$ cat flow/config.mk
export PLATFORM = sky130hd
export DESIGN_NAME = Top
export DESIGN_NICKNAME = Top
export VERILOG_FILES = /design/flow/design.v
export SDC_FILE = /design/flow/constraint.sdc
export NUM_CORES = 4
export LEC_CHECK = 0
export CAP_MARGIN = 15
export CELL_PAD_IN_SITES_GLOBAL_PLACEMENT = 1
export CORE_MARGIN = 2
export CORE_UTILIZATION = 63
export CTS_CLUSTER_DIAMETER = 278
export GPL_ROUTABILITY_DRIVEN = 0
export GPL_TIMING_DRIVEN = 0
export MAX_ROUTING_LAYER = met4
export SETUP_SLACK_MARGIN = -0.16
export SLEW_MARGIN = 35
$ cat flow/constraint.sdc
create_clock -name core_clock -period 10.8 [get_ports {clk}]
set_input_delay 2.1600 -clock core_clock [delete_from_list [all_inputs] [get_ports {clk}]]
set_output_delay 2.1600 -clock core_clock [all_outputs]
set_load 0.01 [all_outputs]
$ cat flow/design.v
`timescale 1ns / 1ps
 module PWM(
    input clk,
	 input rst,
	 input  wire   [2:0] ctr,
	 output reg 	pwm_left_out,				 
	 output reg    pwm_right_out,           
	 output reg [3:0] ctr_dir_out       
    );
	 reg  [19:0]  countleft; 
	 reg  [19:0]  countright; 
	 reg [19:0]left;
	 reg [19:0]right;
	 always@(posedge clk)
	 if(rst)
		begin
		left<=20'h0;
		right<=20'h0;
		ctr_dir_out<=4'b0000;
		end
	 else
	 casex(ctr)
		3'b000:                   
			begin
			left<=20'h24a;
			right<=20'h24a;
			ctr_dir_out<=4'b0101;
			end
		3'b110:                      
			begin
			left<=20'h24a;
			right<=20'h75;
			ctr_dir_out<=4'b0101;
			end
		3'b111:                      
			begin
			left<=20'h24a;
			right<=20'h111;
			ctr_dir_out<=4'b0101; 
			end
		3'b101:                      
			begin
			left<=20'h75;
			right<=20'h24a;
			ctr_dir_out<=4'b0101;
			end
		3'b100:                      
			begin
			left<=20'h111;
			right<=20'h24a;
			ctr_dir_out<=4'b0101;
			end
		3'b011:                      
			begin
			left<=20'h298;
			right<=20'h298;
			ctr_dir_out<=4'b1010;
			end
		3'b010:                      
			begin
			left<=20'h298;
			right<=20'h298;
			ctr_dir_out<=4'b0101;
			end
		3'b001:                      
			begin
			left<=20'h187;
			right<=20'h187;
			ctr_dir_out<=4'b0000;
			end
		endcase
	always@(posedge clk)
		if(rst)
			begin
			countleft=20'b0;
			pwm_left_out=0;
			end
		else
		begin
			countleft=countleft+1;
			if(countleft<=left)
				begin
				pwm_left_out=1;
				end
			else begin
			pwm_left_out=0;
			end
			if(countleft>=20'h30d)
			begin
			countleft=0;
			end
		end
	always@(posedge clk)
		if(rst)
			begin
			countright=20'b0;
			pwm_right_out=0;
			end
		else
		begin
			countright=countright+1;
			if(countright<=right)
				begin
				pwm_right_out=1;
				end
			else begin
			pwm_right_out=0;
			end
			if(countright>=20'h30d)
			begin
			countright=0;
			end
		end
endmodule
`timescale 1ns / 1ps
module HongWai(
	 input clk,
	 input rst,
    output reg [2:0]ctr,
	 input wire [1:0]hwsignal,
	 output reg [1:0]leds_hw
    );
	 always@(posedge clk)                  
    begin
	 if(rst)
		leds_hw<=2'b00;
	 else
	 leds_hw<=hwsignal;
	 end
	 always@(posedge clk)
		if(rst)
			ctr<=3'b000;
		else
		casex(hwsignal)
		2'b00:
			begin
			ctr<=3'b000;
			end
		2'b10:
			begin
			ctr<=3'b101;       
			end
		2'b01:
			begin
			ctr<=3'b110;
			end
		2'b11:
			begin
			ctr<=3'b000;
			end
		endcase
endmodule
`timescale 1ns / 1ps
module ChaoShengBo(
	 input clk,
	 input rst,
	 output reg [2:0]ctr,
	 output reg En_o,
	 output reg En_negedge_o,
	 output reg Trig,
	 input wire Echo,
	 input wire [1:0]hwsignal,
	output reg En_tag
    );
	 reg [23:0]count;           
	 reg [23:0]timecount;       
	 reg [23:0]keep_obstacle_time;
	 reg [23:0]keep_no_obstacle_time;     
	 reg En;                     
	 reg [31:0]turnleft_count;      
	 reg [1:0]temp;
	 reg [1:0]Echo_temp;
	 reg En_negedge;
	 reg tag;
	 reg [31:0]tag_count;      
	 reg [31:0]count_total; 
	 reg count_tag;
	 always@(posedge clk)
	 if(rst)
	 begin
	 count=24'b0;
	 Trig=1'b0;
	 end
	 else
	 begin
	 count=count+1;
	 if(count>=24'h1312d)       
		begin
		Trig=1'b1;
		end
	if(count==24'h13136)           
		begin
		Trig=1'b0;
		count=24'b0;
		end
	 end
	 always@(posedge clk)
	 if(rst)
		begin
		timecount=24'b0;
		keep_obstacle_time<=24'b0;
		En=0;
		keep_no_obstacle_time=24'b0;
		turnleft_count=32'b0;
		temp<=2'b0;
		Echo_temp<=2'b0;
		En_negedge=0;
		ctr<=3'b000;
		En_tag=0;
		tag=0;
		tag_count=0;
		count_total=0;
		count_tag=0;
		En_o<=0;
		En_negedge_o<=0;
		end
	 else
	 begin
	 keep_obstacle_time<=timecount;
	 if(Echo)
		begin
		timecount=timecount+1;
		end
	  Echo_temp[0]<=Echo;
	  Echo_temp[1]<=Echo_temp[0]; 
	  if((Echo_temp==2'b10)&&(keep_obstacle_time>=24'h1e84))
	  begin
	  timecount=24'b0;
	  En=0;
	  end
	  if((keep_obstacle_time<=24'h6b7)&&(keep_obstacle_time>=24'h4e)&&(Echo_temp==2'b10))
		begin
		timecount=24'b0;
		En=1;
		ctr<=3'b111;
		end
	 temp[0]<=En;
	 temp[1]<=temp[0];
	 if(temp==2'b10)
	 begin
	 En_negedge=1;
	 tag=1;
	 count_tag=1;
	 end
	 if(count_tag==1)
	 begin
	 count_total=count_total+1;
	 end
	 if(En_negedge&(turnleft_count<=32'h1443fd)&(turnleft_count>32'h8583b))
	 begin
	 turnleft_count=turnleft_count+1;
	  ctr<=3'b100;
	 end
	 if(En_negedge&(turnleft_count<=32'h8583b))
	 begin
	 turnleft_count=turnleft_count+1;
	  ctr<=3'b000;
	 end
	  if(En_negedge&(turnleft_count<=32'h1a39de)&(turnleft_count>32'h1443fd))
	 begin
	 turnleft_count=turnleft_count+1;
	  ctr<=3'b111;
	 end
	 if(turnleft_count>=32'h1a39de)
	 begin
	 En_negedge=0;
	 turnleft_count=32'b0;
	 end
	 if(tag==1&((hwsignal==2'b10)|(hwsignal==2'b00)))
	 begin
	 En_tag=1;
	 tag_count=tag_count+1;
	 ctr<=3'b110;
	 end
	 if(tag_count>=32'h5f5e1)
	 begin
	 En_tag=0;
	 tag_count=0;
	 tag=0;
	 count_total=0;
	 count_tag=0;
	 end
	 if(count_total>=32'h5f5e10)
	 begin
	 En_tag=0;
	 tag_count=0;
	 tag=0;
	 count_total=0;
	 count_tag=0;
	 end
	 En_o<=En;
	 En_negedge_o<=En_negedge;
	 end
endmodule
`timescale 1ns / 1ps
module Bluetooth(
    input clk,
	 input rst,
	 input Rx,
	 output Tx,
	 output reg [7:0] seg_data,
	 output [7:0] seg_slect,
	 output reg bl_En,
	 output reg [2:0] bl_ctr
    );
	 reg EnRead;
	 reg [19:0]fp;
	 reg [16:0]seg_fp;
	 reg seg_fp_clk;
	 reg [7:0]data;
	 reg [7:0]seg_data_r;
	 reg bl_En_r;
	 reg [2:0]bl_ctr_r;
	 assign seg_slect=8'hfe;
	 assign Tx=1'b0;
	 always@(posedge clk)
	 if(rst)
	 begin
	 EnRead=0;
	 fp=20'h0;
	 data=8'hfe;
	 seg_fp=17'h0;
	 seg_fp_clk=0;
	 seg_data_r=8'h0;
	 bl_En_r=0;
	 bl_ctr_r=3'b001;
	 seg_data<=8'h0;
	 bl_En<=0;
	 bl_ctr<=3'b001;
	 end
	 else
	 begin
		if(Rx==0)
			begin
				EnRead=1;
			end
		if(EnRead)
			begin
				fp=fp+1;
			end
		case(fp)
		20'h7a:
			begin
				data[0]=Rx;
			end
		20'hcb:
			begin
				data[1]=Rx;
			end
		20'h11d:
			begin
				data[2]=Rx;
			end
		20'h16e:
			begin
				data[3]=Rx;
			end
		20'h1c0:
			begin
				data[4]=Rx;
			end
		20'h211:
			begin
				data[5]=Rx;
			end	
		20'h262:
			begin
				data[6]=Rx;
			end
		20'h2b4:
			begin
				data[7]=Rx;
			end
		20'h305:               
			begin
				EnRead=0;
				fp=20'h0;
			end
		endcase
	 seg_fp=seg_fp+1;
	 if(seg_fp==17'h1fff)
		begin
		seg_fp_clk=0;
		end
		if(seg_fp==17'h3d09)
		begin
		if(seg_fp_clk==0)
		case(data)
	  8'h0:
		begin
		seg_data_r=8'b11000000;
		bl_ctr_r=3'b010;                  
		end
	  8'h1:
		begin
		seg_data_r=8'b11111001;
		bl_ctr_r=3'b111;                  
		end
	  8'h2:
		begin
		seg_data_r=8'b10100100;
		bl_ctr_r=3'b011;                  
		end
	  8'h3:
		begin
		seg_data_r=8'b10110000;
		bl_ctr_r=3'b100;                  
		end
	  8'h4:
		begin
		seg_data_r=8'b10011001;
		bl_ctr_r=3'b001;                 
		end
	  8'h5:
		begin
		seg_data_r=8'b10010010;
		bl_En_r=1;                       
		end
	  8'h6:
		begin
		seg_data_r=8'b10000010;
		bl_En_r=0;                        
		end
	  8'h7:
		begin
		seg_data_r=8'b00000111;
		end
	  8'h8:
		begin
		seg_data_r=8'b01111111;
		end
	  8'h9:
		begin
		seg_data_r=8'b01101111;
		end
	 8'hff:
		begin
		seg_data_r=8'b01110110;
		end
	 8'hfe:
		begin
		seg_data_r=8'b10001100;
		end
	  endcase
		seg_fp_clk=1;
		end
	 seg_data<=seg_data_r;
	 bl_En<=bl_En_r;
	 bl_ctr<=bl_ctr_r;
	 end
endmodule
`timescale 1ns / 1ps
module Top(
	input  clk,
	input  rst,
	output pwm_left_out,
	output pwm_right_out,
	output [3:0] ctr_dir_out,
	output [2:0] led,
	input  [1:0]hwsignal,
	output [1:0]leds_hw,
	output wire [2:0] led_pwm_ctr,
	output Trig,
	input Echo,
	output En_tag,
	output csb_En_negedge,
	input Rx,
	output Tx,
	output [7:0] data,
	output [7:0] seg_slect
    );
	wire [2:0]hw_ctr;
	wire [2:0]ctr;
	wire [2:0]bl_ctr;
	wire csb_En;                    
	wire bl_En;
	wire [2:0]csb_ctr;
	wire [2:0]middctr;
	PWM pwm(.clk(clk),
				.rst(rst),
				.ctr(ctr),
				.pwm_left_out(pwm_left_out),
				.pwm_right_out(pwm_right_out),
				.ctr_dir_out(ctr_dir_out));
	HongWai hw(.clk(clk),
					.rst(rst),
					.ctr(hw_ctr),
					.hwsignal(hwsignal),
					.leds_hw(leds_hw));
	ChaoShengBo csb(.clk(clk),
					.rst(rst),
					.ctr(csb_ctr),
					.En_o(csb_En),
					.En_negedge_o(csb_En_negedge),
					.Trig(Trig),
					.Echo(Echo),
					.hwsignal(hwsignal),
					.En_tag(En_tag)
					);
	Bluetooth bt(.clk(clk),
					.rst(rst),
					.Rx(Rx),
					.Tx(Tx),
					.seg_data(data),
					.seg_slect(seg_slect),
					.bl_ctr(bl_ctr),
					.bl_En(bl_En));
		assign middctr=(csb_En|csb_En_negedge)?csb_ctr:hw_ctr;
		assign ctr=bl_En?bl_ctr:middctr;
		assign led_pwm_ctr=csb_ctr;
		assign led=ctr;
endmodule
$ cat flow/run.sh
#!/bin/bash
# the make line also repeats each setting of config.mk as NAME=value (left out here)
make -C /OpenROAD-flow-scripts/flow DESIGN_CONFIG=/design/flow/config.mk WORK_HOME=/design/flow/orfs CLKGATE_MAP_FILE= finish
==> results.toml, run 1 <==
# implementation run metrics
[worst_setup_path]
critical-path-slowest-cell = "nor4_1"
critPathBufInv = 4
critPathCapture = "csb.turnleft_count[20]"
crit_path_max_fanout = 10
r2r-start = "csb.turnleft_count[29]"
cp-start-kind = "flip-flop"
cp_slowest_stage_delay_ns = 0.79
cp_data_arrival_time_ns = 9.54
reg2regPathDepth = 27
rrSetupSlack_ns = 1.67
startpoint = "csb.turnleft_count[29]"
cp_num_cells = 27
crit_path_end_kind = "flip-flop"
r2r-end = "csb.turnleft_count[20]"
path_delay_family = "simple AND/OR/NAND/NOR gates"
required_ns = 11.21
critPathKind = "reg2reg"

[global_route]
grt_pass1_vias = 13310
antenna_found_initial = 0
grt_max_degree = 16
overflow = 0
grtUsageTotal_pct = 28.46
grt_pass1_wl_um = 62240

[power_and_ir_drop]
power.total_uw = 2398
cellLeakagePower_uw = 0.006696
top_power_group = "the clock network"
irDropWorstVdd_mv = 0.1885
switchingPower_uw = 522.0
power_density_nw_per_um2 = 130.7
sw_frac_of_total_pct = 21.77
combPwrFrac_pct = 3.4
p_int_uw = 1876
power_combinational_uw = 81.4
powerSeq_uw = 1150
p_clk_uw = 1160
sequentialPowerShare_pct = 48.2
power_frac_clock_pct = 48.5

[place]
dp.cells = 2427
postPlaceCellArea_sq_um = 17210
hpwl_um = 27770
portBuffers = 28

[drt]
firstDrtPassIters = 6
viasPerCell = 5.800
initialDrtViolationCount = 1093
wl_per_cell_um = 15.32
finalWirelength_um = 38070
met3_wirelength_um = 2334
ant_nets = 0
n_antenna_cell = 0
met2WireLength_um = 17220
vias = 14410
top_layer_used = "met4"
wl_met1_um = 17500
drc = 0

[synth]
mux_share_pct = 2.022
largest_area_cell = "dfxtp_1"
yosys_area_sq_um = 16270
ys_sh_xor_pct = 11.08
simple_gate_area_share_pct = 29.25
synthTopLogicFamily = "simple AND/OR/NAND/NOR gates"
yosys_warnings = 4
synth_cells = 2009
synthAdderAreaFrac_pct = 3.537
async_flop_share_pct = 0
enable_flop_cells = 0
topCellsByArea = "dfxtp_1 37%, nor2_1 6.5%, xnor2_1 5.7%"
common_cells = "304 x dfxtp_1, 280 x nor2_1, 168 x nand2_1"
syn-cell-area_sq_um = 16270
yosysMostFrequentCell = "dfxtp_1"
flop_cell = "dfxtp_1"
synth_cell_type_count = 83
synth_stat.cells = 2009
ys_sh_aoi_pct = 12.71
synth.avg_cell_area_sq_um = 8.101
postSynthSeqShare_pct = 37.40
synth_top_area_share_pct = 37.40
ys_ff = 304

[floorplan]
fp.dieH_um = 164.7
core_area_sq_um = 25250
die-width_um = 164.7
ios = 40
fp.dieArea_sq_um = 27130
rows = 58
fp_util_pct = 64.44

[clock_network]
post-cts-setup-buffers = 0
cts.repair.resized = 0
root_buffer = "clkbuf_16"
hold_buffers = 0
insertion_delay_ns = 0.57
cts_buffers = 31
clock_path_buffers = 3
cts_tree = "yes"
cts-htree-levels = 1
clock_sinks = 304
clk_pin_slew_worst_paths_ns = 0.07

[final_timing]
finalClockSkew_ns = 0.009396
final-setup-viol-count = 0
period_minus_slack_ns = 9.131
rsz0062_at_grt = "no"
max_slew_margin_pct = 37.60
tightest_slew_ns = 0.9317
max_freq_mhz = 109.5
finalClockPeriodUsage_pct = 84.54
slew_viol_final = 0
holdWs_ns = 0.4671
fin_setup_tns_ns = 0
hold_viol_final = 0

[cells_and_area]
area_growth_pct = 12.75
fin_cells = 2485
mi_logic_area_sq_um = 9799
fill_cells = 2068
final_area_sq_um = 18350
regArea_sq_um = 6086
final_nets = 2182

[job]
maxCapViolCount = 0
tool_warnings = 44

[min_path]
hold-path-cell-count = 2
min_from = "bt.seg_fp_clk"
holdPathEnd = "bt.seg_fp_clk"
hold_path.class = "reg2reg"

[run_status]
status = "finished clean"
[metrics by stage]
step	util, %	setup WS, ns
finish	72.66	1.669
global route	72.66	1.156
CTS	72.61	1.930
detailed placement	68.15	2.041
global placement	68.08	1.848
floorplan	-	3.368
[cell type report]
cell class | count | area share [%]
buffer | 89 | 2.189
clock buffer | 42 | 4.889
clock inverter | 16 | 1.248
inverter | 65 | 1.330
multi-input combinational | 1611 | 53.40
sequential | 304 | 33.17
tap | 330 | 2.250
timing repair buffer | 28 | 1.527
[routing by layer]
| metal | vias to the layer above | track usage, % |
|---|---|---|
| met5 | - | - |
| met4 | 0 | 8.854 |
| met3 | 84 | 4.571 |
| met2 | 423 | 46.01 |
| met1 | 6670 | 36.74 |
| li1 | 7237 | - |
==> inputs of run 2 (changes only) <==
- ABC_AREA: default -> 1
- CAP_MARGIN: 15 -> 20
- CELL_PAD_IN_SITES_GLOBAL_PLACEMENT: 1 -> default
- CORE_UTILIZATION: 63 -> 72
- CTS_CLUSTER_DIAMETER: 278 -> 193
- CTS_CLUSTER_SIZE: default -> 10
- GPL_ROUTABILITY_DRIVEN: 0 -> default
- GPL_TIMING_DRIVEN: 0 -> default
- MAX_ROUTING_LAYER: met4 -> default
- PLACE_DENSITY: default -> 0.6
- SETUP_SLACK_MARGIN: -0.16 -> -0.34
- SLEW_MARGIN: 35 -> 20
- clock period: 10.8 -> 3.78 ns (I/O delays scaled with it)
==> run 2 against run 1 <==
  * The run now fails in 4_1_cts
  * Die size shrank 10%
  * Area after synthesis is 2.6% higher
  * Synthesized cell count increased by 20%
==> results.toml, run 2 <==
# yosys + openroad results
[run_status]
status = "aborted with a tool error"
failed_stage = "4_1_cts"
stop_error = "[ERROR DPL-0033] detailed placement checks failed during check placement."

[place]
hpwl_um = 36550
portBuffers = 30
gp_congestion = 1.033
pre_cts_slack_ns = -1.359

[synth]
ys_ff = 304
largest_area_cell = "dfxtp_1"
topCellsByArea = "dfxtp_1 36%, nand2_1 9.7%, nor2_1 9.6%"
ys_sh_xor_pct = 9.394
synth_top_area_share_pct = 36.46
mux_share_pct = 0.05997
enable_flop_cells = 0
synth_cell_type_count = 58
synthTopLogicFamily = "simple AND/OR/NAND/NOR gates"
simple_gate_area_share_pct = 34.29
yosys_warnings = 4
flop_cell = "dfxtp_1"
syn-cell-area_sq_um = 16690
postSynthSeqShare_pct = 36.46
synth.avg_cell_area_sq_um = 6.934
common_cells = "433 x nand2_1, 427 x nor2_1, 371 x inv_1"
yosys_area_sq_um = 16690
ys_sh_aoi_pct = 5.915
async_flop_share_pct = 0
synth_cells = 2407
synthAdderAreaFrac_pct = 3.449
yosysMostFrequentCell = "nand2_1"
synth_stat.cells = 2407

[floorplan]
rows = 55
die-width_um = 156.3
fp.dieH_um = 156.3
fp.dieArea_sq_um = 24410
core_area_sq_um = 22710
fp_util_pct = 73.49
ios = 40
## run 2: through the flow
stage / area [sq um] / cells / hold slack, ns / TNS (ns)
floorplan: 17060 / 2467 / 0.4173 / -21.79
detailed placement: 20240 / 3106 / 0.4441 / -87.70
global placement: 20240 / 3106 / 0.4292 / -61.82
==> inputs of run 3 (changes only) <==
- CTS_CLUSTER_DIAMETER: 193 -> 391
- CTS_CLUSTER_SIZE: 10 -> 14
- PLACE_DENSITY: 0.6 -> default
- PLACE_DENSITY_LB_ADDON: default -> 0.15
- clock period: 3.78 -> 3.49 ns (I/O delays scaled with it)
==> run 3 against run 2 <==
  * The run again fails in 4_1_cts
  * Synthesized cell count unchanged
  * Die size unchanged
  * Area after synthesis unchanged
==> results.toml, run 3 <==
# yosys + openroad results
[run_status]
status = "aborted with a tool error"
failed_stage = "4_1_cts"
stop_error = "[ERROR DPL-0038] Utilization greater than 100%, impossible to legalize"

[synth]
ys_sh_aoi_pct = 5.915
synth.avg_cell_area_sq_um = 6.934
ys_ff = 304
yosysMostFrequentCell = "nand2_1"
synthAdderAreaFrac_pct = 3.449
flop_cell = "dfxtp_1"
largest_area_cell = "dfxtp_1"
yosys_area_sq_um = 16690
mux_share_pct = 0.05997
postSynthSeqShare_pct = 36.46
ys_sh_xor_pct = 9.394
simple_gate_area_share_pct = 34.29
synthTopLogicFamily = "simple AND/OR/NAND/NOR gates"
yosys_warnings = 4
synth_stat.cells = 2407
topCellsByArea = "dfxtp_1 36%, nand2_1 9.7%, nor2_1 9.6%"
synth_top_area_share_pct = 36.46
common_cells = "433 x nand2_1, 427 x nor2_1, 371 x inv_1"
enable_flop_cells = 0
synth_cell_type_count = 58
async_flop_share_pct = 0
synth_cells = 2407
syn-cell-area_sq_um = 16690

[floorplan]
core_area_sq_um = 22710
ios = 40
rows = 55
die-width_um = 156.3
fp_util_pct = 73.49
fp.dieArea_sq_um = 24410
fp.dieH_um = 156.3

[place]
portBuffers = 30
gp_congestion = 1.146
pre_cts_slack_ns = -1.675
hpwl_um = 39680
postPlaceCellArea_sq_um = 20520
run 3: through the flow:
step	TNS [ns]	hold slack [ns]	utilization, %	instances
floorplan	-42.19	0.4173	-	2467
global placement	-77.26	0.4288	90.35	3125
detailed placement	-110.68	0.4429	90.35	3125
==> inputs of run 4 (changes only) <==
- ABC_AREA: 1 -> default
- CELL_PAD_IN_SITES_DETAIL_PLACEMENT: default -> 1
- CELL_PAD_IN_SITES_GLOBAL_PLACEMENT: default -> 1
- CORE_UTILIZATION: 72 -> 40
- CTS_CLUSTER_DIAMETER: 391 -> default
- CTS_CLUSTER_SIZE: 14 -> default
- PLACE_DENSITY_LB_ADDON: 0.15 -> default
- SETUP_SLACK_MARGIN: -0.34 -> default
- clock period: 3.49 -> 15.6 ns (I/O delays scaled with it)
==> run 4 against run 3 <==
  * The run now finishes clean
  * Area after synthesis down 2.5%
  * Synthesized cell count down 17%
  * Die size grew 73%
==> results.toml, run 4 <==
# implementation run metrics
[run_status]
status = "finished clean"

[synth]
flop_cell = "dfxtp_1"
synth_top_area_share_pct = 37.40
yosys_warnings = 4
ys_sh_aoi_pct = 12.71
synth_cell_type_count = 83
yosys_area_sq_um = 16270
topCellsByArea = "dfxtp_1 37%, nor2_1 6.5%, xnor2_1 5.7%"
synth_stat.cells = 2009
largest_area_cell = "dfxtp_1"
synthAdderAreaFrac_pct = 3.537
mux_share_pct = 2.022
yosysMostFrequentCell = "dfxtp_1"
syn-cell-area_sq_um = 16270
ys_ff = 304
synthTopLogicFamily = "simple AND/OR/NAND/NOR gates"
common_cells = "304 x dfxtp_1, 280 x nor2_1, 168 x nand2_1"
ys_sh_xor_pct = 11.08
async_flop_share_pct = 0
simple_gate_area_share_pct = 29.25
synth.avg_cell_area_sq_um = 8.101
postSynthSeqShare_pct = 37.40
enable_flop_cells = 0
synth_cells = 2009

[worst_setup_path]
cp-start-kind = "flip-flop"
required_ns = 15.98
startpoint = "csb.turnleft_count[0]"
critical-path-slowest-cell = "a311oi_4"
critPathCapture = "csb.turnleft_count[2]"
cp_slowest_stage_delay_ns = 0.90
r2r-start = "csb.turnleft_count[0]"
crit_chain = "ha_1 > nand3b_1 > nor4_1 > a2111o_1 > nor3_2 > buf_4 > xnor2_1 > ha_1 > nand3_1 > nor3_1 > a21oi_1 > nor4b_1 > a41oi_4 > a2111oi_1 > xnor2_1 > nand3_1 > or4_1 > o41a_1 > and2_1 > nor2_2 > a31o_2 > nand4_1 > a311oi_4 > nor3_1"
cp_num_cells = 24
crit_path_max_fanout = 18
critPathKind = "reg2reg"
r2r-end = "csb.turnleft_count[2]"
rrSetupSlack_ns = 6.36
reg2regPathDepth = 24
critPathBufInv = 1
cp_data_arrival_time_ns = 9.62
path_delay_family = "simple AND/OR/NAND/NOR gates"
crit_path_end_kind = "flip-flop"

[global_route]
grtUsageTotal_pct = 21.11
grt_pass1_wl_um = 72940
met3_usage_pct = 3.579
antenna_found_initial = 1
globalRouteMet1Util_pct = 29.06
use_met2_pct = 34.26
grt_pass1_vias = 14160
overflow = 0
busiest_layer = "met2"
grt_max_degree = 50

[drt]
ant_nets = 0
finalWirelength_um = 43800
viasPerCell = 5.378
n_antenna_cell = 0
vias = 14060
wl_per_cell_um = 16.75
initialDrtViolationCount = 500
drc = 0
firstDrtPassIters = 4

[cells_and_area]
fin_cells = 2614
area_growth_pct = 13.46
final_nets = 2112
fill_cells = 4826
regArea_sq_um = 6086
mi_logic_area_sq_um = 9793

[power_and_ir_drop]
switchingPower_uw = 384.9
power_combinational_uw = 52.6
top_power_group = "the clock network"
p_int_uw = 1368
power_frac_clock_pct = 51.3
irDropWorstVdd_mv = 0.07977
power_density_nw_per_um2 = 94.92
p_clk_uw = 899
sw_frac_of_total_pct = 21.96
combPwrFrac_pct = 3.0
sequentialPowerShare_pct = 45.7
cellLeakagePower_uw = 0.006675
powerSeq_uw = 801

[clock_network]
cts-htree-levels = 2
post-cts-setup-buffers = 0
clock_sinks = 304
insertion_delay_ns = 0.54
clock_path_buffers = 3
clk_pin_slew_worst_paths_ns = 0.06
cts.repair.resized = 0
cts_buffers = 37
hold_buffers = 0
cts_tree = "yes"
root_buffer = "clkbuf_16"

[floorplan]
ios = 40
fp.dieH_um = 205.7
fp.dieArea_sq_um = 42310
die-width_um = 205.7
core_area_sq_um = 39910
rows = 73
fp_util_pct = 40.77

[final_timing]
fin_setup_tns_ns = 0
hold_viol_final = 0
rsz0062_at_grt = "no"
max_freq_mhz = 108.3
finalClockPeriodUsage_pct = 59.21
max_slew_margin_pct = 33.56
final-setup-viol-count = 0
slew_viol_final = 0
finalClockSkew_ns = 0.01675
period_minus_slack_ns = 9.237
tightest_slew_ns = 0.9689

[place]
portBuffers = 30
hpwl_um = 32140
gp_congestion = 0.8434
dp.cells = 2545

[min_path]
min_from = "bt.seg_fp[0]"
hold-path-cell-count = 1
hold_path.class = "reg2reg"
holdPathEnd = "bt.seg_fp[0]"

[job]
tool_warnings = 42
maxCapViolCount = 0
## run 4: routing by layer
| metal | share of wire (%) | vias to the layer above |
|---|---|---|
| met1 | 50 | 6763 |
| met4 | 1.8 | 0 |
| met2 | 45 | 166 |
| met3 | 3.7 | 63 |
| met5 | 0 | - |
| li1 | - | 7066 |
## run 4: layout make-up
cell class                 instances  area share, %
clock inverter                    15          1.010
timing repair buffer              41          2.168
multi-input combinational       1611          53.04
clock buffer                      53          5.949
inverter                          65          1.321
sequential                       304          32.96
tap                              525          3.557
## run 4: stage by stage
stage	setup slack [ns]	cell area, sq um	hold WS, ns	util (%)	total power (uW)
after CTS	6.167	18440	0.4651	46.19	1787
after global routing	5.706	18470	0.5005	46.26	1830
after global placement	6.406	17150	0.4425	42.95	869.1
after floorplan	8.168	16500	0.4297	-	855.0
after detailed placement	6.154	17150	0.4529	42.97	870.7
final	6.363	18470	0.4614	46.26	1753
==> inputs of run 5 (changes only) <==
- CAP_MARGIN: 20 -> 15
- CELL_PAD_IN_SITES_DETAIL_PLACEMENT: 1 -> default
- CORE_UTILIZATION: 40 -> 57
- CTS_CLUSTER_DIAMETER: default -> 278
- GPL_TIMING_DRIVEN: default -> 1
- SETUP_SLACK_MARGIN: default -> -0.16
- clock period: 15.6 -> 6.45 ns (I/O delays scaled with it)
==> run 5 against run 4 <==
  * Now fails the layout checks on setup timing
  * Largest power group unchanged
  * Routed wire length down 7.7%
  * Synthesized cell count unchanged
  * Combinational power up 140%
  * Die size down 29%
  * Clock-buffer cell count down 7
==> results.toml, run 5 <==
# implementation run metrics
[synth]
synth_cells = 2009
topCellsByArea = "dfxtp_1 37%, nor2_1 6.5%, xnor2_1 5.7%"
mux_share_pct = 2.022
postSynthSeqShare_pct = 37.40
yosys_area_sq_um = 16270
synthTopLogicFamily = "simple AND/OR/NAND/NOR gates"
ys_sh_aoi_pct = 12.71
simple_gate_area_share_pct = 29.25
syn-cell-area_sq_um = 16270
flop_cell = "dfxtp_1"
synth_stat.cells = 2009
synthAdderAreaFrac_pct = 3.537
async_flop_share_pct = 0
yosysMostFrequentCell = "dfxtp_1"
ys_sh_xor_pct = 11.08
yosys_warnings = 4
synth_cell_type_count = 83
synth.avg_cell_area_sq_um = 8.101
largest_area_cell = "dfxtp_1"
ys_ff = 304
synth_top_area_share_pct = 37.40
common_cells = "304 x dfxtp_1, 280 x nor2_1, 168 x nand2_1"
enable_flop_cells = 0

[final_timing]
period_minus_slack_ns = 6.580
finalClockSkew_ns = 0.01500
tightest_slew_ns = 0.8271
rsz0062_at_grt = "yes"
slew_viol_final = 0
final-setup-viol-count = 18
max_slew_margin_pct = 44.72
max_freq_mhz = 152.0
setup_slack_ns = -0.1302
hold_viol_final = 0
finalClockPeriodUsage_pct = 102.0

[worst_setup_path]
cp_data_arrival_time_ns = 6.97
r2r-end = "csb.turnleft_count[0]"
critPathBufInv = 5
required_ns = 6.84
critPathKind = "reg2reg"
rrSetupSlack_ns = -0.13
cp_slowest_stage_delay_ns = 0.50
critPathCapture = "csb.turnleft_count[0]"
critical-path-slowest-cell = "or4_4"
startpoint = "csb.turnleft_count[1]"
reg2regPathDepth = 27
cp_num_cells = 27
path_delay_family = "simple AND/OR/NAND/NOR gates"
r2r-start = "csb.turnleft_count[1]"
cp-start-kind = "flip-flop"
crit_path_max_fanout = 9
crit_path_end_kind = "flip-flop"

[clock_network]
cts_tree = "yes"
insertion_delay_ns = 0.52
cts_buffers = 34
clk_pin_slew_worst_paths_ns = 0.07
cts-htree-levels = 2
hold_buffers = 0
clock_path_buffers = 3
root_buffer = "clkbuf_16"
clock_sinks = 304

[drt]
ant_nets = 0
finalWirelength_um = 40430
wl_per_cell_um = 15.59
vias = 14800
firstDrtPassIters = 5
n_antenna_cell = 0
drc = 0
initialDrtViolationCount = 1247
viasPerCell = 5.704

[cells_and_area]
final_util_pct = 70.15
area_growth_pct = 20.40
regArea_sq_um = 6091
final_nets = 2246
fill_cells = 2275
mi_logic_area_sq_um = 10120
fin_cells = 2594

[power_and_ir_drop]
p_clk_uw = 1960
top_power_group = "the clock network"
powerSeq_uw = 1940
cellLeakagePower_uw = 0.007395
irDropWorstVdd_mv = 0.1836
power_combinational_uw = 127
p_int_uw = 3160
combPwrFrac_pct = 3.1
switchingPower_uw = 864.9
power_density_nw_per_um2 = 205.4
sw_frac_of_total_pct = 21.49
power_frac_clock_pct = 48.7
sequentialPowerShare_pct = 48.1

[global_route]
antenna_found_initial = 0
grt_pass1_wl_um = 65720
grt_max_degree = 50
grtUsageTotal_pct = 25.81
overflow = 0
grt_pass1_vias = 13600

[min_path]
holdPathEnd = "csb.Echo_temp[1]"
hold_path.class = "reg2reg"
hold-path-cell-count = 1
min_from = "csb.Echo_temp[0]"

[floorplan]
fp.dieArea_sq_um = 29920
die-width_um = 173.0
rows = 61
fp.dieH_um = 173.0
ios = 40
core_area_sq_um = 27930
fp_util_pct = 58.26

[place]
portBuffers = 30
hpwl_um = 29180
gp_congestion = 0.9362
dp.cells = 2517

[job]
maxCapViolCount = 0
tool_warnings = 44

[run_status]
violations = "setup timing"
status = "failed layout checks"
-- run 5: layout make-up --
| class | count | area share, % |
|---|---|---|
| clock buffers | 46 | 5.038 |
| clock inverters | 12 | 0.8237 |
| inverters | 65 | 1.258 |
| multi-input cells | 1611 | 51.67 |
| flip-flops and latches | 304 | 31.08 |
| well taps | 378 | 2.414 |
| repair buffers | 178 | 7.713 |
-- run 5: per-layer routing --
metal	vias to the layer above	share of wire [%]	global-route usage, %
li1	7358	-	-
met1	6877	47	35.99
met2	462	44	41.10
met3	100	6.0	3.980
met4	0	2.9	8.157
met5	-	0	0
-- run 5: repair_timing --
action	4_1_cts	5_1_grt
pin swaps	1	19
buffers inserted	0	18
resized	9	41
cloned	0	2
endpoints found under the setup margin	18	22
-- run 5: stage by stage --
step                      instance area, sq um  setup slack [ns]  hold WS, ns  TNS, ns  total power (uW)
after floorplan                          16640           -0.3340       0.4297   -5.232              2068
after global placement                   18000          -0.05821       0.4413  -0.7658              2097
after detailed placement                 18000           -0.2036       0.4574   -3.664              2101
after CTS                                19190           -0.1393       0.4684   -2.324              4071
after global routing                     19600           -0.2905       0.4780   -4.974              4164
final                                    19600           -0.1302       0.4646   -1.756              4025
==> inputs of run 6 (changes only) <==
- ABC_AREA: default -> 1
- CELL_PAD_IN_SITES_GLOBAL_PLACEMENT: 1 -> 0
- CORE_UTILIZATION: 57 -> 66
- CTS_CLUSTER_DIAMETER: 278 -> 222
- clock period: 6.45 -> 5.43 ns (I/O delays scaled with it)
==> run 6 against run 5 <==
  * The run now finishes clean
  * Worst hold slack worse by 0.012 ns
  * Clock skew up 0.013 ns
  * Maximum frequency is 26% higher
  * Critical path depth grew 12
  * Core utilization increased by 6.6 points
  * Register-to-register slack better by 0.35 ns
  * Combinational power is about 20% higher
  * First-iteration DRC count fell by 11%
  * Cell count rose by 12%
  * Sequential share of layout area is 0.69 points higher
  * Largest cell class unchanged
  * Highest routed layer unchanged
==> results.toml, run 6 <==
# implementation run metrics
[run_status]
status = "finished clean"

[worst_setup_path]
cp-start-kind = "flip-flop"
startpoint = "csb.turnleft_count[27]"
r2r-end = "csb.turnleft_count[17]"
r2r-start = "csb.turnleft_count[27]"
critical-path-slowest-cell = "dfxtp_1"
cp_data_arrival_time_ns = 5.66
critPathKind = "reg2reg"
cp_num_cells = 39
critPathCapture = "csb.turnleft_count[17]"
path_delay_family = "simple AND/OR/NAND/NOR gates"
rrSetupSlack_ns = 0.22
reg2regPathDepth = 39
cp_slowest_stage_delay_ns = 0.30
crit_path_max_fanout = 16
required_ns = 5.88
critPathBufInv = 6
crit_top_cell = "nand2_1"
crit_path_end_kind = "flip-flop"

[global_route]
grtUsageTotal_pct = 28.96
use_met2_pct = 50.19
globalRouteMet1Util_pct = 37.97
met3_usage_pct = 4.063
grt_pass1_vias = 14370
overflow = 0
grt_max_degree = 52
antenna_found_initial = 0
grt_pass1_wl_um = 64450
busiest_layer = "met2"

[cells_and_area]
area_growth_pct = 15.06
final_nets = 2602
fill_cells = 1988

[final_timing]
finalClockSkew_ns = 0.02780
hold_viol_final = 0
tightest_slew_ns = 0.6156
finalClockPeriodUsage_pct = 95.92
max_freq_mhz = 192.0
slew_viol_final = 0
holdWs_ns = 0.4527
max_slew_margin_pct = 58.58
period_minus_slack_ns = 5.208
final-setup-viol-count = 0

[synth]
flop_cell = "dfxtp_1"
enable_flop_cells = 0
synthTopLogicFamily = "simple AND/OR/NAND/NOR gates"
synth_cells = 2407
synthAdderAreaFrac_pct = 3.449
synth_stat.cells = 2407
mux_share_pct = 0.05997
simple_gate_area_share_pct = 34.29
ys_sh_xor_pct = 9.394
synth.avg_cell_area_sq_um = 6.934
postSynthSeqShare_pct = 36.46
yosysMostFrequentCell = "nand2_1"
common_cells = "433 x nand2_1, 427 x nor2_1, 371 x inv_1"
ys_ff = 304
synth_top_area_share_pct = 36.46
async_flop_share_pct = 0
syn-cell-area_sq_um = 16690
synth_cell_type_count = 58
yosys_warnings = 4
largest_area_cell = "dfxtp_1"
topCellsByArea = "dfxtp_1 36%, nand2_1 9.7%, nor2_1 9.6%"
yosys_area_sq_um = 16690
ys_sh_aoi_pct = 5.915

[drt]
n_antenna_cell = 0
viasPerCell = 5.286
vias = 15350
firstDrtPassIters = 8
drc = 0
ant_nets = 0
finalWirelength_um = 39190
initialDrtViolationCount = 1110
wl_per_cell_um = 13.50

[min_path]
min_from = "csb.timecount[5]"
holdPathEnd = "csb.keep_obstacle_time[5]"
hold_path.class = "reg2reg"
hold-path-cell-count = 2

[floorplan]
fp.dieH_um = 163.0
core_area_sq_um = 25040
rows = 58
ios = 40
die-width_um = 163.0
fp.dieArea_sq_um = 26580
fp_util_pct = 66.66

[place]
portBuffers = 30
gp_congestion = 0.9703
hpwl_um = 29160

[power_and_ir_drop]
sw_frac_of_total_pct = 21.37
switchingPower_uw = 1009
power.total_uw = 4723
powerSeq_uw = 2290
combPwrFrac_pct = 3.2
irDropWorstVdd_mv = 0.2664
top_power_group = "registers"
power_combinational_uw = 152
power_density_nw_per_um2 = 246.0
p_clk_uw = 2280
cellLeakagePower_uw = 0.008006
power_frac_clock_pct = 48.2
p_int_uw = 3714
sequentialPowerShare_pct = 48.6

[clock_network]
clock_path_buffers = 3
insertion_delay_ns = 0.57
cts-htree-levels = 1
hold_buffers = 0
clock_sinks = 304
clk_pin_slew_worst_paths_ns = 0.06
cts_buffers = 31
cts_tree = "yes"
root_buffer = "clkbuf_16"

[job]
tool_warnings = 42
maxCapViolCount = 0
run 6: metal layers:
layer	wire length [um]	share of wire, %
met5	0	0
met4	996	2.5
met3	2248	5.7
met2	18360	47
met1	17580	45
run 6: area by class of cell:
type	instances	area (sq um)	share of cell area (%)
repair buffers	95	854.6	4.450
multi-input cells	1734	9280	48.33
well taps	330	412.9	2.150
clock buffers	40	849.6	4.424
clock inverters	17	261.5	1.362
inverters	384	1444	7.519
flip-flops and latches	304	6101	31.77
run 6: through the flow:
stage                     instances  TNS (ns)  cell area [sq um]  worst slack, ns  utilization, %
after detailed placement       2836   -0.1206              17790         -0.06576           71.06
after global routing           2904    -4.629              19200          -0.2227           76.70
final                          2904         0              19200           0.2215           76.70
after CTS                      2893         0              18900          0.03913           75.50
after floorplan                2467         0              16920           0.4974               -
after global placement         2836         0              17790           0.1366           71.06
run 6: what timing repair did:
item	CTS	global route
setup buffers	0	9
resized	0	56
endpoints found under the setup margin	0	23
==> inputs of run 7 (changes only) <==
- ABC_AREA: 1 -> default
- CAP_MARGIN: 15 -> 20
- CELL_PAD_IN_SITES_GLOBAL_PLACEMENT: 0 -> default
- CORE_ASPECT_RATIO: default -> 1.6
- CORE_UTILIZATION: 66 -> 40
- CTS_CLUSTER_DIAMETER: 222 -> 203
- GPL_TIMING_DRIVEN: 1 -> 0
- MIN_ROUTING_LAYER: default -> met2
- PLACE_DENSITY_LB_ADDON: default -> 0.27
- SETUP_SLACK_MARGIN: -0.16 -> 2.63
- clock period: 5.43 -> 10.0 ns (I/O delays scaled with it)
==> run 7 against run 6 <==
  * Setup slack better by 2.2 ns
  * Highest routed layer is now met5
  * Sequential cell count unchanged
  * Combinational power down about 40%
==> results.toml, run 7 <==
# implementation run metrics
[power_and_ir_drop]
combPwrFrac_pct = 3.6
p_clk_uw = 1220
sequentialPowerShare_pct = 48.8
power_combinational_uw = 90.8
p_int_uw = 1961
power.total_uw = 2555
power_frac_clock_pct = 47.6
irDropWorstVdd_mv = 0.1366
sw_frac_of_total_pct = 23.27
top_power_group = "registers"
switchingPower_uw = 594.6
power_density_nw_per_um2 = 131.4
cellLeakagePower_uw = 0.007025
powerSeq_uw = 1250

[synth]
synthTopLogicFamily = "simple AND/OR/NAND/NOR gates"
synth.avg_cell_area_sq_um = 8.101
yosysMostFrequentCell = "dfxtp_1"
mux_share_pct = 2.022
flop_cell = "dfxtp_1"
synth_cell_type_count = 83
syn-cell-area_sq_um = 16270
synthAdderAreaFrac_pct = 3.537
postSynthSeqShare_pct = 37.40
largest_area_cell = "dfxtp_1"
synth_cells = 2009
yosys_warnings = 4
ys_ff = 304
ys_sh_xor_pct = 11.08
topCellsByArea = "dfxtp_1 37%, nor2_1 6.5%, xnor2_1 5.7%"
enable_flop_cells = 0
common_cells = "304 x dfxtp_1, 280 x nor2_1, 168 x nand2_1"
yosys_area_sq_um = 16270
synth_stat.cells = 2009
synth_top_area_share_pct = 37.40
ys_sh_aoi_pct = 12.71
async_flop_share_pct = 0
simple_gate_area_share_pct = 29.25

[min_path]
min_from = "bt.seg_fp[0]"
hold-path-cell-count = 1
holdPathEnd = "bt.seg_fp[0]"
hold_path.class = "reg2reg"

[drt]
initialDrtViolationCount = 3968
ant_nets = 0
finalWirelength_um = 44950
firstDrtPassIters = 13
drc = 0
wl_per_cell_um = 16.55
vias = 20330
viasPerCell = 7.483

[final_timing]
max_freq_mhz = 131.9
period_minus_slack_ns = 7.583
finalClockPeriodUsage_pct = 75.83
slew_viol_final = 0
rsz0062_at_grt = "yes"
final-setup-viol-count = 0
max_slew_margin_pct = 26.02
tightest_slew_ns = 1.110
hold_viol_final = 0
fin_setup_tns_ns = 0
finalClockSkew_ns = 0.01959

[worst_setup_path]
cp-start-kind = "flip-flop"
critPathKind = "reg2reg"
critPathBufInv = 7
crit_path_max_fanout = 8
r2r-start = "csb.turnleft_count[0]"
startpoint = "csb.turnleft_count[0]"
cp_slowest_stage_delay_ns = 0.68
r2r-end = "csb.turnleft_count[12]"
critical-path-slowest-cell = "a221oi_2"
reg2regPathDepth = 29
path_delay_family = "AND-OR/OR-AND gates"
cp_num_cells = 29
required_ns = 10.49
crit_path_end_kind = "flip-flop"
cp_data_arrival_time_ns = 8.07
rrSetupSlack_ns = 2.42
critPathCapture = "csb.turnleft_count[12]"

[floorplan]
die-width_um = 163.5
fp.dieH_um = 259.1
fp_util_pct = 40.42
fp.dieArea_sq_um = 42360
core_area_sq_um = 40260
rows = 93
ios = 40

[clock_network]
cts_buffers = 31
root_buffer = "clkbuf_16"
insertion_delay_ns = 0.62
cts-htree-levels = 1
cts_tree = "yes"
clk_pin_slew_worst_paths_ns = 0.07
clock_path_buffers = 3
clock_sinks = 304
hold_buffers = 0

[cells_and_area]
mi_logic_area_sq_um = 10330
final_util_pct = 48.30
fill_cells = 3942
final_nets = 2219
area_growth_pct = 19.49
regArea_sq_um = 6091

[global_route]
grtUsageTotal_pct = 31.16
antenna_found_initial = 0
grt_max_degree = 17
grt_pass1_vias = 20490
overflow = 0
grt_pass1_wl_um = 71190

[place]
portBuffers = 28
hpwl_um = 30810
gp_congestion = 1.002

[job]
maxCapViolCount = 0
tool_warnings = 41

[run_status]
status = "finished clean"
==> run 7: cell type report <==
class	count	share of cell area, %
inverter	65	1.306
clock buffer	41	4.491
multi-input combinational	1611	53.13
buffer	89	2.439
timing repair buffer	65	2.966
antenna	2	0.02574
tap	522	3.359
clock inverter	17	0.9587
sequential	304	31.32
==> run 7: repair_timing <==
item,in CTS,in global routing
setup endpoints to repair,25,66
resized,77,67
buffers inserted,20,13
hold endpoints to repair,0,0
cloned,2,1
pin swaps,24,31
==> run 7: metal layers <==
metal	GRT usage, %	vias up	routed length [um]
met2	41.53	5155	24120
met1	-	7236	0
met5	3.963	-	213
met3	35.50	694	14970
met4	8.699	10	5647
li1	-	7230	-
==> run 7: metrics by stage <==
step | instance area [sq um] | setup WS, ns | instances | hold WS, ns
after floorplan | 16510 | 2.705 | 2069 | 0.4297
after global placement | 17440 | 0.3475 | 2619 | 0.4501
after detailed placement | 17450 | 0.2984 | 2620 | 0.4534
after CTS | 19080 | 2.638 | 2700 | 0.4690
after global routing | 19440 | 2.220 | 2714 | 0.4920
final | 19450 | 2.417 | 2716 | 0.4637
==> inputs of run 8 (changes only) <==
- ABC_AREA: default -> 1
- CORE_ASPECT_RATIO: 1.6 -> default
- CORE_UTILIZATION: 40 -> 72
- CTS_CLUSTER_DIAMETER: 203 -> 352
- GPL_TIMING_DRIVEN: 0 -> default
- MIN_ROUTING_LAYER: met2 -> default
- PLACE_DENSITY: default -> 0.6
- PLACE_DENSITY_LB_ADDON: 0.27 -> default
- SETUP_SLACK_MARGIN: 2.63 -> 0.6
- clock period: 10.0 -> 3.78 ns (I/O delays scaled with it)
==> run 8 against run 7 <==
  * Synthesized cell count increased by 20%
  * Die size decreased by 42%
  * The run now fails in 4_1_cts
  * Area after synthesis increased by 2.6%
==> results.toml, run 8 <==
# yosys + openroad results
[run_status]
status = "aborted with a tool error"
failed_stage = "4_1_cts"
stop_error = "[ERROR DPL-0038] Utilization greater than 100%, impossible to legalize"

[floorplan]
fp.dieArea_sq_um = 24410
die-width_um = 156.3
rows = 55
ios = 40
fp_util_pct = 73.49
fp.dieH_um = 156.3
core_area_sq_um = 22710

[place]
portBuffers = 30
gp_congestion = 1.107
dp.cells = 3086
hpwl_um = 37800

[synth]
flop_cell = "dfxtp_1"
synth_cells = 2407
synthAdderAreaFrac_pct = 3.449
enable_flop_cells = 0
yosys_warnings = 4
ys_sh_xor_pct = 9.394
topCellsByArea = "dfxtp_1 36%, nand2_1 9.7%, nor2_1 9.6%"
yosysMostFrequentCell = "nand2_1"
synth.avg_cell_area_sq_um = 6.934
simple_gate_area_share_pct = 34.29
mux_share_pct = 0.05997
synthTopLogicFamily = "simple AND/OR/NAND/NOR gates"
synth_top_area_share_pct = 36.46
synth_cell_type_count = 58
postSynthSeqShare_pct = 36.46
common_cells = "433 x nand2_1, 427 x nor2_1, 371 x inv_1"
ys_ff = 304
largest_area_cell = "dfxtp_1"
synth_stat.cells = 2407
ys_sh_aoi_pct = 5.915
async_flop_share_pct = 0
yosys_area_sq_um = 16690
syn-cell-area_sq_um = 16690
-- run 8: per-stage QoR --
step,setup slack [ns],instance area (sq um)
3_3_place_gp,-1.098,20350
3_5_place_dp,-1.320,20350
2_1_floorplan,-0.8436,17410
==> inputs of run 9 (changes only) <==
- CAP_MARGIN: 20 -> 15
- CELL_PAD_IN_SITES_GLOBAL_PLACEMENT: default -> 0
- CTS_CLUSTER_DIAMETER: 352 -> 202
- GPL_TIMING_DRIVEN: default -> 1
- PLACE_DENSITY: 0.6 -> default
- PLACE_DENSITY_LB_ADDON: default -> 0.09
- SETUP_SLACK_MARGIN: 0.6 -> 0.43
- clock period: 3.78 -> 5.08 ns (I/O delays scaled with it)
==> run 9 against run 8 <==
  * Die size stayed put
  * Area after synthesis stayed put
  * The layout now fails its checks (setup timing)
  * Synthesized cell count stayed put
==> results.toml, run 9 <==
# implementation run metrics
[run_status]
status = "failed layout checks"
violations = "setup timing"

[synth]
common_cells = "433 x nand2_1, 427 x nor2_1, 371 x inv_1"
synth_cells = 2407
synth_cell_type_count = 58
simple_gate_area_share_pct = 34.29
largest_area_cell = "dfxtp_1"
syn-cell-area_sq_um = 16690
synthAdderAreaFrac_pct = 3.449
flop_cell = "dfxtp_1"
synth.avg_cell_area_sq_um = 6.934
mux_share_pct = 0.05997
ys_sh_aoi_pct = 5.915
enable_flop_cells = 0
topCellsByArea = "dfxtp_1 36%, nand2_1 9.7%, nor2_1 9.6%"
yosys_warnings = 4
ys_ff = 304
synth_top_area_share_pct = 36.46
synthTopLogicFamily = "simple AND/OR/NAND/NOR gates"
postSynthSeqShare_pct = 36.46
yosysMostFrequentCell = "nand2_1"
yosys_area_sq_um = 16690
ys_sh_xor_pct = 9.394
synth_stat.cells = 2407
async_flop_share_pct = 0

[power_and_ir_drop]
cellLeakagePower_uw = 0.008777
sw_frac_of_total_pct = 23.69
power.total_uw = 4872
combPwrFrac_pct = 3.7
power_density_nw_per_um2 = 233.6
power_frac_clock_pct = 45.9
switchingPower_uw = 1154
p_int_uw = 3718
p_clk_uw = 2240
top_power_group = "registers"
power_combinational_uw = 182
powerSeq_uw = 2450
sequentialPowerShare_pct = 50.4
irDropWorstVdd_mv = 0.2782

[clock_network]
insertion_delay_ns = 0.61
cts_buffers = 30
clk_pin_slew_worst_paths_ns = 0.07
cts-htree-levels = 1
cts_tree = "yes"
clock_sinks = 304
root_buffer = "clkbuf_16"
hold_buffers = 0
clock_path_buffers = 3

[floorplan]
fp_util_pct = 73.49
fp.dieArea_sq_um = 24410
ios = 40
fp.dieH_um = 156.3
core_area_sq_um = 22710
rows = 55
die-width_um = 156.3

[final_timing]
slew_viol_final = 0
tightest_slew_ns = 0.9469
holdWs_ns = 0.4558
max_freq_mhz = 154.6
rsz0062_at_grt = "yes"
max_slew_margin_pct = 36.70
final-setup-viol-count = 25
finalClockSkew_ns = 0.03786
period_minus_slack_ns = 6.469
finalClockPeriodUsage_pct = 127.3
setup_slack_ns = -1.389
hold_viol_final = 0

[drt]
ant_nets = 0
firstDrtPassIters = 10
initialDrtViolationCount = 2740
finalWirelength_um = 58560
n_antenna_cell = 0
drc = 0
viasPerCell = 6.266
vias = 18700
wl_per_cell_um = 19.63

[worst_setup_path]
required_ns = 5.57
cp_data_arrival_time_ns = 6.96
startpoint = "csb.turnleft_count[12]"
rrSetupSlack_ns = -1.39
path_delay_family = "simple AND/OR/NAND/NOR gates"
crit_top_cell = "nand2_1"
crit_path_max_fanout = 7
cp_num_cells = 36
critPathCapture = "csb.turnleft_count[6]"
critical-path-slowest-cell = "a21oi_2"
critPathKind = "reg2reg"
crit_path_end_kind = "flip-flop"
critPathBufInv = 5
r2r-end = "csb.turnleft_count[6]"
r2r-start = "csb.turnleft_count[12]"
cp_slowest_stage_delay_ns = 0.45
reg2regPathDepth = 36
cp-start-kind = "flip-flop"

[place]
postPlaceCellArea_sq_um = 18430
hpwl_um = 30990
portBuffers = 30
gp_congestion = 1.030

[global_route]
antenna_found_initial = 2
grt_pass1_vias = 16790
grt_max_degree = 78
overflow = 0
grt_pass1_wl_um = 77220
grtUsageTotal_pct = 38.36

[job]
maxCapViolCount = 0
tool_warnings = 42

[cells_and_area]
final_area_sq_um = 20860
area_growth_pct = 24.99
final_nets = 2728
fill_cells = 891
regArea_sq_um = 6112
mi_logic_area_sq_um = 10070

[min_path]
hold-path-cell-count = 2
holdPathEnd = "csb.keep_obstacle_time[5]"
min_from = "csb.timecount[5]"
hold_path.class = "reg2reg"
-- run 9: area by class of cell --
cell class,instances,share of cell area (%)
inverter,384,6.988
clock buffer,46,4.175
timing repair inverter,1,0.02399
tap,285,1.709
multi-input combinational,1737,48.28
sequential,304,29.30
clock inverter,9,0.4559
timing repair buffer,218,9.069
-- run 9: per-layer routing --
metal	vias to the layer above	global-route usage (%)	share of wire [%]
met5	-	0	0.022
met4	2	18.30	8.2
met3	564	6.646	13
met2	1571	67.93	45
met1	8463	45.07	34
li1	8099	-	-
-- run 9: repair_timing --
action | in CTS | in global routing
buffers inserted | 27 | 24
gates resized | 84 | 162
gates cloned | 5 | 4
pin swaps | 30 | 89
endpoints found under the setup margin | 33 | 84
-- run 9: stage by stage --
stage | TNS, ns | instances | utilization (%) | worst slack, ns
final | -30.94 | 2984 | 91.86 | -1.389
after global routing | -41.96 | 2984 | 91.86 | -1.842
after CTS | 0 | 2956 | 88.05 | 0.2100
after detailed placement | -1.568 | 2869 | 81.14 | -0.1529
after global placement | 0 | 2869 | 81.14 | 0.02919
after floorplan | 0 | 2467 | - | 0.4329
==> inputs of run 10 (changes only) <==
- ABC_AREA: 1 -> default
- CORE_UTILIZATION: 72 -> 66
- CTS_CLUSTER_DIAMETER: 202 -> 278
- PLACE_DENSITY_LB_ADDON: 0.09 -> default
- SETUP_SLACK_MARGIN: 0.43 -> -0.16
- clock period: 5.08 -> 8.08 ns (I/O delays scaled with it)
==> run 10 against run 9 <==
  * Now clean on timing, DRC and antenna
  * Core utilization is 17 points lower
  * Critical path depth is 9 lower
  * Setup slack better by 1.9 ns
  * Die size is 6.2% higher
  * Critical path type unchanged
  * Largest power group unchanged
  * Highest routed layer is now met4
==> results.toml, run 10 <==
# implementation run metrics
[power_and_ir_drop]
cellLeakagePower_uw = 0.006630
p_int_uw = 2415
power_combinational_uw = 100
power.total_uw = 3097
switchingPower_uw = 682.7
sequentialPowerShare_pct = 49.9
powerSeq_uw = 1550
power_frac_clock_pct = 46.9
sw_frac_of_total_pct = 22.04
irDropWorstVdd_mv = 0.1875
p_clk_uw = 1450
combPwrFrac_pct = 3.2
power_density_nw_per_um2 = 171.3
top_power_group = "registers"

[global_route]
grt_max_degree = 78
antenna_found_initial = 1
grt_pass1_vias = 13730
grtUsageTotal_pct = 29.88
grt_pass1_wl_um = 65630
overflow = 0

[synth]
yosys_warnings = 4
synth_stat.cells = 2009
topCellsByArea = "dfxtp_1 37%, nor2_1 6.5%, xnor2_1 5.7%"
ys_ff = 304
postSynthSeqShare_pct = 37.40
ys_sh_xor_pct = 11.08
synth_cells = 2009
common_cells = "304 x dfxtp_1, 280 x nor2_1, 168 x nand2_1"
yosys_area_sq_um = 16270
simple_gate_area_share_pct = 29.25
syn-cell-area_sq_um = 16270
synth_top_area_share_pct = 37.40
synthAdderAreaFrac_pct = 3.537
yosysMostFrequentCell = "dfxtp_1"
mux_share_pct = 2.022
ys_sh_aoi_pct = 12.71
synthTopLogicFamily = "simple AND/OR/NAND/NOR gates"
largest_area_cell = "dfxtp_1"
synth.avg_cell_area_sq_um = 8.101
synth_cell_type_count = 83
enable_flop_cells = 0
async_flop_share_pct = 0
flop_cell = "dfxtp_1"

[worst_setup_path]
critical-path-slowest-cell = "or4_1"
crit_path_max_fanout = 18
crit_path_end_kind = "flip-flop"
reg2regPathDepth = 27
path_delay_family = "simple AND/OR/NAND/NOR gates"
critPathCapture = "csb.turnleft_count[5]"
startpoint = "csb.turnleft_count[0]"
required_ns = 8.53
r2r-end = "csb.turnleft_count[5]"
critPathBufInv = 3
cp-start-kind = "flip-flop"
rrSetupSlack_ns = 0.52
cp_slowest_stage_delay_ns = 0.51
cp_num_cells = 27
cp_data_arrival_time_ns = 8.01
critPathKind = "reg2reg"
r2r-start = "csb.turnleft_count[0]"

[clock_network]
cts.repair.resized = 0
cts_buffers = 30
cts_tree = "yes"
hold_buffers = 0
root_buffer = "clkbuf_16"
clock_sinks = 304
clock_path_buffers = 3
post-cts-setup-buffers = 0
clk_pin_slew_worst_paths_ns = 0.07
cts-htree-levels = 1
insertion_delay_ns = 0.58

[final_timing]
hold_viol_final = 0
fin_setup_tns_ns = 0
max_freq_mhz = 132.2
final-setup-viol-count = 0
holdWs_ns = 0.4690
slew_viol_final = 0
period_minus_slack_ns = 7.564
max_slew_margin_pct = 36.27
finalClockSkew_ns = 0.02369
tightest_slew_ns = 0.9294
finalClockPeriodUsage_pct = 93.61

[drt]
drc = 0
finalWirelength_um = 39290
initialDrtViolationCount = 1331
viasPerCell = 5.972
vias = 14450
ant_nets = 0
firstDrtPassIters = 6
wl_per_cell_um = 16.24

[floorplan]
die-width_um = 161.0
core_area_sq_um = 24250
fp_util_pct = 67.12
fp.dieArea_sq_um = 25930
fp.dieH_um = 161.0
ios = 40
rows = 57

[cells_and_area]
fin_cells = 2419
final_nets = 2122
area_growth_pct = 11.12
fill_cells = 1888
final_util_pct = 74.58

[place]
dp.cells = 2362
hpwl_um = 27860
gp_congestion = 0.9584
portBuffers = 30

[min_path]
min_from = "bt.seg_fp[0]"
hold_path.class = "reg2reg"
holdPathEnd = "bt.seg_fp[0]"
hold-path-cell-count = 1

[job]
tool_warnings = 42
maxCapViolCount = 0

[run_status]
status = "finished clean"
## run 10: layout make-up
type                            count  area [sq um]  area share (%)
Sequential cell                   304          6086           33.65
Clock inverter                     10         133.9          0.7403
Antenna cell                        1         2.502         0.01384
Tap cell                          324         405.4           2.242
Timing Repair Buffer               58         505.5           2.795
Clock buffer                       46         920.9           5.092
Multi-Input combinational cell   1611          9786           54.11
Inverter                           65         244.0           1.349
## run 10: through the flow
step	instance area [sq um]	worst slack (ns)
after floorplan	16500	0.6483
after global placement	17020	0.5892
after detailed placement	17020	0.4452
after CTS	18070	0.4161
after global routing	18080	-0.1093
final	18080	0.5161
## run 10: routing by layer
layer  vias up  global-route usage (%)  part of all wire (%)
met1      6761                   39.85                    44
li1       7104                       -                     -
met4         0                   10.02                   2.9
met5         -                       0                     0
met2       477                   49.82                    46
met3       104                   4.597                   6.6
==> inputs of run 11 (changes only) <==
- ABC_AREA: default -> 1
- CORE_UTILIZATION: 66 -> 72
- CTS_CLUSTER_DIAMETER: 278 -> 346
- CTS_CLUSTER_SIZE: default -> 15
- HOLD_SLACK_MARGIN: default -> 0.29
- PLACE_DENSITY: default -> 0.79
- SETUP_SLACK_MARGIN: -0.16 -> -0.08
- clock period: 8.08 -> 3.37 ns (I/O delays scaled with it)
==> run 11 against run 10 <==
  * The run now fails in 4_1_cts
  * Die size is 5.8% lower
  * Synthesized cell count is 20% higher
  * Area after synthesis is 2.6% higher
==> results.toml, run 11 <==
# yosys + openroad results
[synth]
synth_cell_type_count = 58
synthTopLogicFamily = "simple AND/OR/NAND/NOR gates"
postSynthSeqShare_pct = 36.46
yosys_warnings = 4
common_cells = "433 x nand2_1, 427 x nor2_1, 371 x inv_1"
syn-cell-area_sq_um = 16690
ys_sh_xor_pct = 9.394
simple_gate_area_share_pct = 34.29
topCellsByArea = "dfxtp_1 36%, nand2_1 9.7%, nor2_1 9.6%"
yosys_area_sq_um = 16690
yosysMostFrequentCell = "nand2_1"
synth_stat.cells = 2407
ys_ff = 304
enable_flop_cells = 0
mux_share_pct = 0.05997
async_flop_share_pct = 0
ys_sh_aoi_pct = 5.915
synth_cells = 2407
flop_cell = "dfxtp_1"
synth.avg_cell_area_sq_um = 6.934
largest_area_cell = "dfxtp_1"
synth_top_area_share_pct = 36.46
synthAdderAreaFrac_pct = 3.449

[run_status]
failed_stage = "4_1_cts"
stop_error = "[ERROR DPL-0033] detailed placement checks failed during check placement."
status = "aborted with a tool error"

[floorplan]
fp.dieH_um = 156.3
die-width_um = 156.3
rows = 55
ios = 40
fp_util_pct = 73.49
fp.dieArea_sq_um = 24410
core_area_sq_um = 22710

[place]
pre_cts_slack_ns = -2.021
gp_congestion = 1.100
portBuffers = 30
hpwl_um = 37360
## run 11: stage by stage
step	util, %	cells	hold WS (ns)	cell area, sq um
floorplan	-	2467	0.4173	17300
global placement	91.15	3143	0.4280	20700
detailed placement	91.15	3143	0.4467	20700
==> inputs of run 12 (changes only) <==
- CAP_MARGIN: 15 -> 10
- CELL_PAD_IN_SITES_DETAIL_PLACEMENT: default -> 0
- CELL_PAD_IN_SITES_GLOBAL_PLACEMENT: 0 -> 3
- CORE_MARGIN: 2 -> 8
- CORE_UTILIZATION: 72 -> 40
- CTS_CLUSTER_DIAMETER: 346 -> 156
- CTS_CLUSTER_SIZE: 15 -> default
- GPL_TIMING_DRIVEN: 1 -> 0
- HOLD_SLACK_MARGIN: 0.29 -> -0.06
- MAX_ROUTING_LAYER: default -> met5
- MIN_ROUTING_LAYER: default -> met2
- PLACE_DENSITY: 0.79 -> default
- SETUP_SLACK_MARGIN: -0.08 -> 0.09
- TNS_END_PERCENT: default -> 15
- clock period: 3.37 -> 15.6 ns (I/O delays scaled with it)
==> run 12 against run 11 <==
  * Now fails the layout checks on DRC
  * Area after synthesis stayed put
  * Synthesized cell count stayed put
  * Die size is 99% higher
==> results.toml, run 12 <==
# implementation run metrics
[clock_network]
cts_buffers = 37
insertion_delay_ns = 0.55
post-cts-setup-buffers = 0
clock_sinks = 304
cts.repair.resized = 0
cts_tree = "yes"
root_buffer = "clkbuf_16"
cts-htree-levels = 2
clock_path_buffers = 3
hold_buffers = 0
clk_pin_slew_worst_paths_ns = 0.06

[worst_setup_path]
cp_data_arrival_time_ns = 7.93
crit_top_cell = "nor2_1"
critPathBufInv = 5
startpoint = "Rx"
cp-start-kind = "input port"
critical-path-slowest-cell = "nor4_1"
cp_slowest_stage_delay_ns = 0.46
critPathKind = "in2reg"
critPathCapture = "bt.seg_data[1]"
reg2regPathDepth = 37
r2r-end = "csb.turnleft_count[10]"
path_delay_family = "simple AND/OR/NAND/NOR gates"
rrSetupSlack_ns = 8.48
crit_path_max_fanout = 10
crit_path_end_kind = "flip-flop"
cp_num_cells = 25
required_ns = 16.05
r2r-start = "csb.En_negedge_o"

[global_route]
antenna_found_initial = 0
overflow = 0
grt_pass1_vias = 21970
grtUsageTotal_pct = 27.56
grt_pass1_wl_um = 71010
grt_max_degree = 14

[synth]
mux_share_pct = 0.05997
yosys_warnings = 4
synth.avg_cell_area_sq_um = 6.934
enable_flop_cells = 0
common_cells = "433 x nand2_1, 427 x nor2_1, 371 x inv_1"
synth_stat.cells = 2407
async_flop_share_pct = 0
yosys_area_sq_um = 16690
ys_ff = 304
synth_cell_type_count = 58
flop_cell = "dfxtp_1"
synthAdderAreaFrac_pct = 3.449
syn-cell-area_sq_um = 16690
synth_cells = 2407
synth_top_area_share_pct = 36.46
postSynthSeqShare_pct = 36.46
yosysMostFrequentCell = "nand2_1"
ys_sh_aoi_pct = 5.915
topCellsByArea = "dfxtp_1 36%, nand2_1 9.7%, nor2_1 9.6%"
simple_gate_area_share_pct = 34.29
synthTopLogicFamily = "simple AND/OR/NAND/NOR gates"
largest_area_cell = "dfxtp_1"
ys_sh_xor_pct = 9.394

[drt]
finalWirelength_um = 44440
viasPerCell = 6.743
drc = 4
initialDrtViolationCount = 2745
vias = 20900
firstDrtPassIters = 49
ant_nets = 0
wl_per_cell_um = 14.33

[place]
portBuffers = 28
gp_congestion = 0.9105
dp.cells = 3034
hpwl_um = 33230

[power_and_ir_drop]
cellLeakagePower_uw = 0.007904
sw_frac_of_total_pct = 22.00
p_clk_uw = 926
powerSeq_uw = 798
irDropWorstVdd_mv = 0.07028
combPwrFrac_pct = 3.1
power.total_uw = 1779
p_int_uw = 1388
power_frac_clock_pct = 52.0
power_density_nw_per_um2 = 92.74
top_power_group = "the clock network"
power_combinational_uw = 55.5
switchingPower_uw = 391.5
sequentialPowerShare_pct = 44.8

[cells_and_area]
fill_cells = 4369
final_nets = 2586
fin_cells = 3100
area_growth_pct = 14.96

[run_status]
violations = "DRC"
status = "failed layout checks"

[final_timing]
max_slew_margin_pct = 43.10
period_minus_slack_ns = 7.480
final-setup-viol-count = 0
tightest_slew_ns = 0.8483
finalClockSkew_ns = 0.01335
rsz0062_at_grt = "no"
finalClockPeriodUsage_pct = 47.95
holdWs_ns = 0.4518
fin_setup_tns_ns = 0
slew_viol_final = 0
hold_viol_final = 0
max_freq_mhz = 133.7

[min_path]
hold-path-cell-count = 1
min_from = "bt.seg_fp[0]"
hold_path.class = "reg2reg"
holdPathEnd = "bt.seg_fp[0]"

[job]
tool_warnings = 44
maxCapViolCount = 0

[floorplan]
fp_util_pct = 40.15
fp.dieH_um = 220.3
core_area_sq_um = 41570
ios = 40
fp.dieArea_sq_um = 48520
die-width_um = 220.3
rows = 75
run 12: layout make-up:
| class | count | area [sq um] | area share [%] |
|---|---|---|---|
| flip-flops and latches | 304 | 6086 | 31.72 |
| repair buffers | 28 | 280.3 | 1.461 |
| clock buffers | 49 | 1062 | 5.536 |
| inverters | 384 | 1444 | 7.525 |
| well taps | 539 | 674.4 | 3.515 |
| multi-input cells | 1733 | 9096 | 47.41 |
| plain buffers | 46 | 289.0 | 1.506 |
| clock inverters | 16 | 252.7 | 1.317 |
| diodes | 1 | 2.502 | 0.01304 |
run 12: layer usage:
metal	track usage, %	share of wire (%)	up-vias	routed length, um
met5	4.158	0.11	-	49
met4	4.946	5.7	2	2536
met3	38.67	41	328	18170
met2	31.93	53	5077	23680
met1	-	0	7748	0
li1	-	-	7748	-
run 12: stage by stage:
step / cell area (sq um) / utilization [%] / setup WS [ns]
floorplan: 16920 / - / 8.823
global placement: 17870 / 42.99 / 7.548
detailed placement: 17870 / 42.99 / 7.589
CTS: 19180 / 46.15 / 8.169
global route: 19180 / 46.15 / 7.377
finish: 19190 / 46.16 / 8.120
No activity file was given, so power comes from the tool's default toggle rates.
